==> inputs of 07-24 <==
==> flow/design.v <==
`timescale 1ns / 1ps
module Cordic_Machine(clock_pulse, reset, x_input, y_input, z_input, x_output, y_output, z_output, flag);
	input clock_pulse;
	input reset;  
	parameter fractional_bit = 22;
	parameter iteration_number = 22;
	input signed [fractional_bit+2:0] x_input;
	input signed [fractional_bit+2:0] y_input;
	input signed [fractional_bit+2:0] z_input;
	output signed [fractional_bit+2:0] x_output;
	output signed [fractional_bit+2:0] y_output;
	output signed [fractional_bit+2:0] z_output;
	output flag;  
	reg signed [fractional_bit+2:0] x_temp_result;
	reg signed [fractional_bit+2:0] y_temp_result;
	reg signed [fractional_bit+2:0] z_temp_result;
	reg [5:0] counter;  
	wire signed [fractional_bit+2:0] LUT_Atan [0:iteration_number];
	assign LUT_Atan[00] = 25'b000_0010000000000000000000;    
	assign LUT_Atan[01] = 25'b000_0001001011100100000000;   
	assign LUT_Atan[02] = 25'b000_0000100111111011001110;  
	assign LUT_Atan[03] = 25'b000_0000010100010001000100;
	assign LUT_Atan[04] = 25'b000_0000001010001011000011;
	assign LUT_Atan[05] = 25'b000_0000000101000101110101;
	assign LUT_Atan[06] = 25'b000_0000000010100010111101;
	assign LUT_Atan[07] = 25'b000_0000000001010001011111;
	assign LUT_Atan[08] = 25'b000_0000000000101000101111;
	assign LUT_Atan[09] = 25'b000_0000000000010100010111;
	assign LUT_Atan[10] = 25'b000_0000000000001010001011;
	assign LUT_Atan[11] = 25'b000_0000000000000101000101;
	assign LUT_Atan[12] = 25'b000_0000000000000010100010;
	assign LUT_Atan[13] = 25'b000_0000000000000001010001;
	assign LUT_Atan[14] = 25'b000_0000000000000000101000;
	assign LUT_Atan[15] = 25'b000_0000000000000000010100;
	assign LUT_Atan[16] = 25'b000_0000000000000000001010;
	assign LUT_Atan[17] = 25'b000_0000000000000000000101;
	assign LUT_Atan[18] = 25'b000_0000000000000000000010;
	assign LUT_Atan[19] = 25'b000_0000000000000000000001;
	assign LUT_Atan[20] = 25'b000_0000000000000000000000;
	assign LUT_Atan[21] = 25'b000_0000000000000000000000;
	assign LUT_Atan[22] = 25'b000_0000000000000000000000;
	always @(posedge clock_pulse) 
		begin
			if (reset)
				begin
					counter <= 0;
				end
			else if (counter == 0) 
				begin
					x_temp_result <= x_input;
					y_temp_result <= y_input;
					z_temp_result <= z_input;
					counter <= counter +1;
				end
			else 
				begin
					x_temp_result <= z_temp_result[fractional_bit+2] ? x_temp_result + (y_temp_result >>> (counter-1))
																					 : x_temp_result - (y_temp_result >>> (counter-1));
					y_temp_result <= z_temp_result[fractional_bit+2] ? y_temp_result - (x_temp_result >>> (counter-1))
																					 : y_temp_result + (x_temp_result >>> (counter-1));
					z_temp_result <= z_temp_result[fractional_bit+2] ? z_temp_result + LUT_Atan[counter-1]
																					 : z_temp_result - LUT_Atan[counter-1];
					counter <= (counter + 1) % (iteration_number);
				end
		end
	assign flag  = (counter == iteration_number-1) ? 1: 0;
	assign x_output = x_temp_result;
	assign y_output = y_temp_result;
	assign z_output = z_temp_result;
endmodule
==> flow/run.sh <==
#!/bin/bash
# the make line also repeats each setting of config.mk as NAME=value (left out here)
make -C /OpenROAD-flow-scripts/flow DESIGN_CONFIG=/design/flow/config.mk WORK_HOME=/design/flow/orfs CLKGATE_MAP_FILE= finish
==> flow/config.mk <==
export PLATFORM = sky130hd
export DESIGN_NAME = Cordic_Machine
export DESIGN_NICKNAME = Cordic_Machine
export VERILOG_FILES = /design/flow/design.v
export SDC_FILE = /design/flow/constraint.sdc
export NUM_CORES = 4
export LEC_CHECK = 0
export ABC_AREA = 0
export CAP_MARGIN = 20
export CORE_MARGIN = 2
export CORE_UTILIZATION = 72
export CTS_CLUSTER_DIAMETER = 337
export CTS_CLUSTER_SIZE = 21
export HOLD_SLACK_MARGIN = 0.29
export PLACE_DENSITY_LB_ADDON = 0.05
export SETUP_SLACK_MARGIN = 1.33
export SLEW_MARGIN = 20
==> flow/constraint.sdc <==
create_clock -name core_clock -period 4.45 [get_ports {clock_pulse}]
set_input_delay 0.8900 -clock core_clock [delete_from_list [all_inputs] [get_ports {clock_pulse}]]
set_output_delay 0.8900 -clock core_clock [all_outputs]
set_load 0.01 [all_outputs]
==> 05-26 (differences from 07-24) <==
--- a/flow/config.mk
+++ b/flow/config.mk
@@ -10,8 +10,6 @@
 export CORE_MARGIN = 2
-export CORE_UTILIZATION = 72
-export CTS_CLUSTER_DIAMETER = 337
-export CTS_CLUSTER_SIZE = 21
-export HOLD_SLACK_MARGIN = 0.29
-export PLACE_DENSITY_LB_ADDON = 0.05
-export SETUP_SLACK_MARGIN = 1.33
+export CORE_UTILIZATION = 60
+export CTS_CLUSTER_SIZE = 68
+export HOLD_SLACK_MARGIN = -0.09
+export SETUP_SLACK_MARGIN = -0.05
 export SLEW_MARGIN = 20
==> flow/constraint.sdc (replaced) <==
create_clock -name core_clock -period 4.98 [get_ports {clock_pulse}]
set_input_delay 0.9960 -clock core_clock [delete_from_list [all_inputs] [get_ports {clock_pulse}]]
set_output_delay 0.9960 -clock core_clock [all_outputs]
set_load 0.01 [all_outputs]
==> 03-19 (differences from 07-24) <==
==> flow/config.mk (replaced) <==
export PLATFORM = sky130hd
export DESIGN_NAME = Cordic_Machine
export DESIGN_NICKNAME = Cordic_Machine
export VERILOG_FILES = /design/flow/design.v
export SDC_FILE = /design/flow/constraint.sdc
export NUM_CORES = 4
export LEC_CHECK = 0
export CAP_MARGIN = 20
export CORE_MARGIN = 2
export CORE_UTILIZATION = 40
export SLEW_MARGIN = 20
==> flow/constraint.sdc (replaced) <==
create_clock -name core_clock -period 5.86 [get_ports {clock_pulse}]
set_input_delay 1.1720 -clock core_clock [delete_from_list [all_inputs] [get_ports {clock_pulse}]]
set_output_delay 1.1720 -clock core_clock [all_outputs]
set_load 0.01 [all_outputs]
==> 11-23 (differences from 07-24) <==
==> flow/config.mk (replaced) <==
export PLATFORM = sky130hd
export DESIGN_NAME = Cordic_Machine
export DESIGN_NICKNAME = Cordic_Machine
export VERILOG_FILES = /design/flow/design.v
export SDC_FILE = /design/flow/constraint.sdc
export NUM_CORES = 4
export LEC_CHECK = 0
export CAP_MARGIN = 20
export CORE_MARGIN = 2
export CORE_UTILIZATION = 63
export CTS_CLUSTER_SIZE = 61
export SLEW_MARGIN = 20
export TNS_END_PERCENT = 5
==> flow/constraint.sdc (replaced) <==
create_clock -name core_clock -period 5.69 [get_ports {clock_pulse}]
set_input_delay 1.1380 -clock core_clock [delete_from_list [all_inputs] [get_ports {clock_pulse}]]
set_output_delay 1.1380 -clock core_clock [all_outputs]
set_load 0.01 [all_outputs]
==> metrics.cfg <==
[worst_hold_path]
hp-start=z_temp_result[0]
hp-class=register to register

[floorplanning]
core.rowCount=64
die_x_um=180
die_area_mm2=0.0325
initial_core_util_pct=40.6
coreArea_mm2=0.0306

[run_status]
status=timing/DRC/antenna clean

[routing]
met3WireLength_um=3130

[pwr]
seqPwrFrac_pct=12.0

[end of results for 03-19]
==> metrics.cfg <==
[run_status]
status=aborted with a tool error
lastStage=detailed placement
stop_error=[ERROR DPL-0038] Utilization greater than 100%, impossible to legalize

[floorplanning]
initial_core_util_pct=72.6
die_x_um=135
die_area_mm2=0.0183

[end of results for 07-24]
==> metrics.cfg <==
[run_status]
check-failures=negative setup slack
status=finished with violations

[routing]
met3WireLength_um=5700

[floorplanning]
coreArea_mm2=0.0194

[pwr]
seqPwrFrac_pct=12.0

[sta]
worst_slack_ns=-0.0628
setup_violations=3

[worst_hold_path]
hp-class=register to register

[end of results for 11-23]
==> metrics.cfg <==
[run_status]
lastStage=global routing
stop_error=[ERROR GRT-0116] Global routing finished with congestion. Check the congestion regions in the DRC Viewer.
status=aborted with a tool error

[floorplanning]
die_x_um=148
coreArea_mm2=0.0203
initial_core_util_pct=61.2

[end of results for 05-26]

* * *

==> 03-05: inputs <==
Starts from the design.v that is shown in full above.
make LEC_CHECK=0 ABC_AREA=0 CAP_MARGIN=20 CORE_MARGIN=2 CORE_UTILIZATION=69 PLACE_DENSITY=0.39 SLEW_MARGIN=20 finish   # period 3.49 ns
run.sh (not shown) runs the stock make flow with config.mk's settings and CLKGATE_MAP_FILE=.
==> 08-18: changes against 03-05 <==
Settings changed: CORE_UTILIZATION 69 to 72, CTS_CLUSTER_DIAMETER set to 337, CTS_CLUSTER_SIZE set to 21, HOLD_SLACK_MARGIN set to 0.26, PLACE_DENSITY 0.39 to unset, PLACE_DENSITY_LB_ADDON set to 0.08, SETUP_SLACK_MARGIN set to 1.33.
==> flow/constraint.sdc (replaced) <==
create_clock -name core_clock -period 4.45 [get_ports {clock_pulse}]
set_input_delay 0.8900 -clock core_clock [delete_from_list [all_inputs] [get_ports {clock_pulse}]]
set_output_delay 0.8900 -clock core_clock [all_outputs]
set_load 0.01 [all_outputs]
==> 09-07: changes against 03-05 <==
Settings changed: CORE_UTILIZATION 69 to 58, CTS_CLUSTER_SIZE set to 80, PLACE_DENSITY 0.39 to unset, SETUP_SLACK_MARGIN set to -0.05, TNS_END_PERCENT set to 5.
==> flow/constraint.sdc (replaced) <==
create_clock -name core_clock -period 4.98 [get_ports {clock_pulse}]
set_input_delay 0.9960 -clock core_clock [delete_from_list [all_inputs] [get_ports {clock_pulse}]]
set_output_delay 0.9960 -clock core_clock [all_outputs]
set_load 0.01 [all_outputs]
==> notes <==
- Synthesized area is the same in 09-07 and 03-05.
- Synthesized cell count is the same in 08-18 and 03-05.
- Against 03-05, the die area of 08-18 is lower by 4.1%.
- 09-07 finished but fails on negative setup slack. 08-18 did not get past detailed placement (DPL-0038). 03-05 failed in detailed placement.
==> figures <==
Library cell occupying the most area in the post-synthesis netlist: 09-07 sky130_fd_sc_hd__edfxtp_1; 03-05 sky130_fd_sc_hd__edfxtp_1; 08-18 sky130_fd_sc_hd__edfxtp_1
Chip Area, Yosys: 09-07 12,400 um^2; 03-05 12,400 um^2; 08-18 12,400 um^2
Post-synthesis async set-or-reset flop share: 09-07 0%; 03-05 0%; 08-18 0%
Count of library flops with an enable pin: 09-07 75; 03-05 75; 08-18 75
Core Box Area: 09-07 21,000 um^2; 03-05 17,800 um^2; 08-18 17,100 um^2
Total of flip-flops plus latches after synthesis: 09-07 81; 03-05 81; 08-18 81
Die Wd: 09-07 150 um; 03-05 138 um; 08-18 135 um
Synthesized area: 09-07 12,400 um^2; 03-05 12,400 um^2; 08-18 12,400 um^2
Total of warnings raised by yosys: 09-07 1; 03-05 1; 08-18 1
Pre-Place Util: 09-07 59.1%; 03-05 69.7%; 08-18 72.6%
Synth Net Count: 09-07 1,671; 03-05 1,671; 08-18 1,671
Global placer's final weighted congestion: 09-07 1.16; 03-05 1.39; 08-18 1.37
Number of port buffers: 09-07 152; 03-05 152; 08-18 152
Number of placed I/O pins: 09-07 153; 03-05 153; 08-18 153
Die Span Y: 09-07 150 um; 03-05 138 um; 08-18 135 um
Run status: 09-07 failed layout checks; 03-05 stopped before the end; 08-18 stopped before the end
Failing step: 09-07 -; 03-05 detailed placement; 08-18 detailed placement
Violated checks: 09-07 negative setup slack; 03-05 -; 08-18 -
Top-area cell type share of the netlist area: 09-07 18.1%; 03-05 18.1%; 08-18 18.1%
Complex Gates by Area: 09-07 26.1%; 03-05 26.1%; 08-18 26.1%
Total Die Area: 09-07 22,600 um^2; 03-05 19,100 um^2; 08-18 18,300 um^2
Post-Syn Area per Cell: 09-07 8.25 um^2; 03-05 8.25 um^2; 08-18 8.25 um^2
Primary flip-flop cell chosen by synthesis mapping: 09-07 sky130_fd_sc_hd__edfxtp_1; 03-05 sky130_fd_sc_hd__edfxtp_1; 08-18 sky130_fd_sc_hd__edfxtp_1
Standard-cell rows: 09-07 53; 03-05 49; 08-18 48
XORs/XNORs by Area: 09-07 10.2%; 03-05 10.2%; 08-18 10.2%
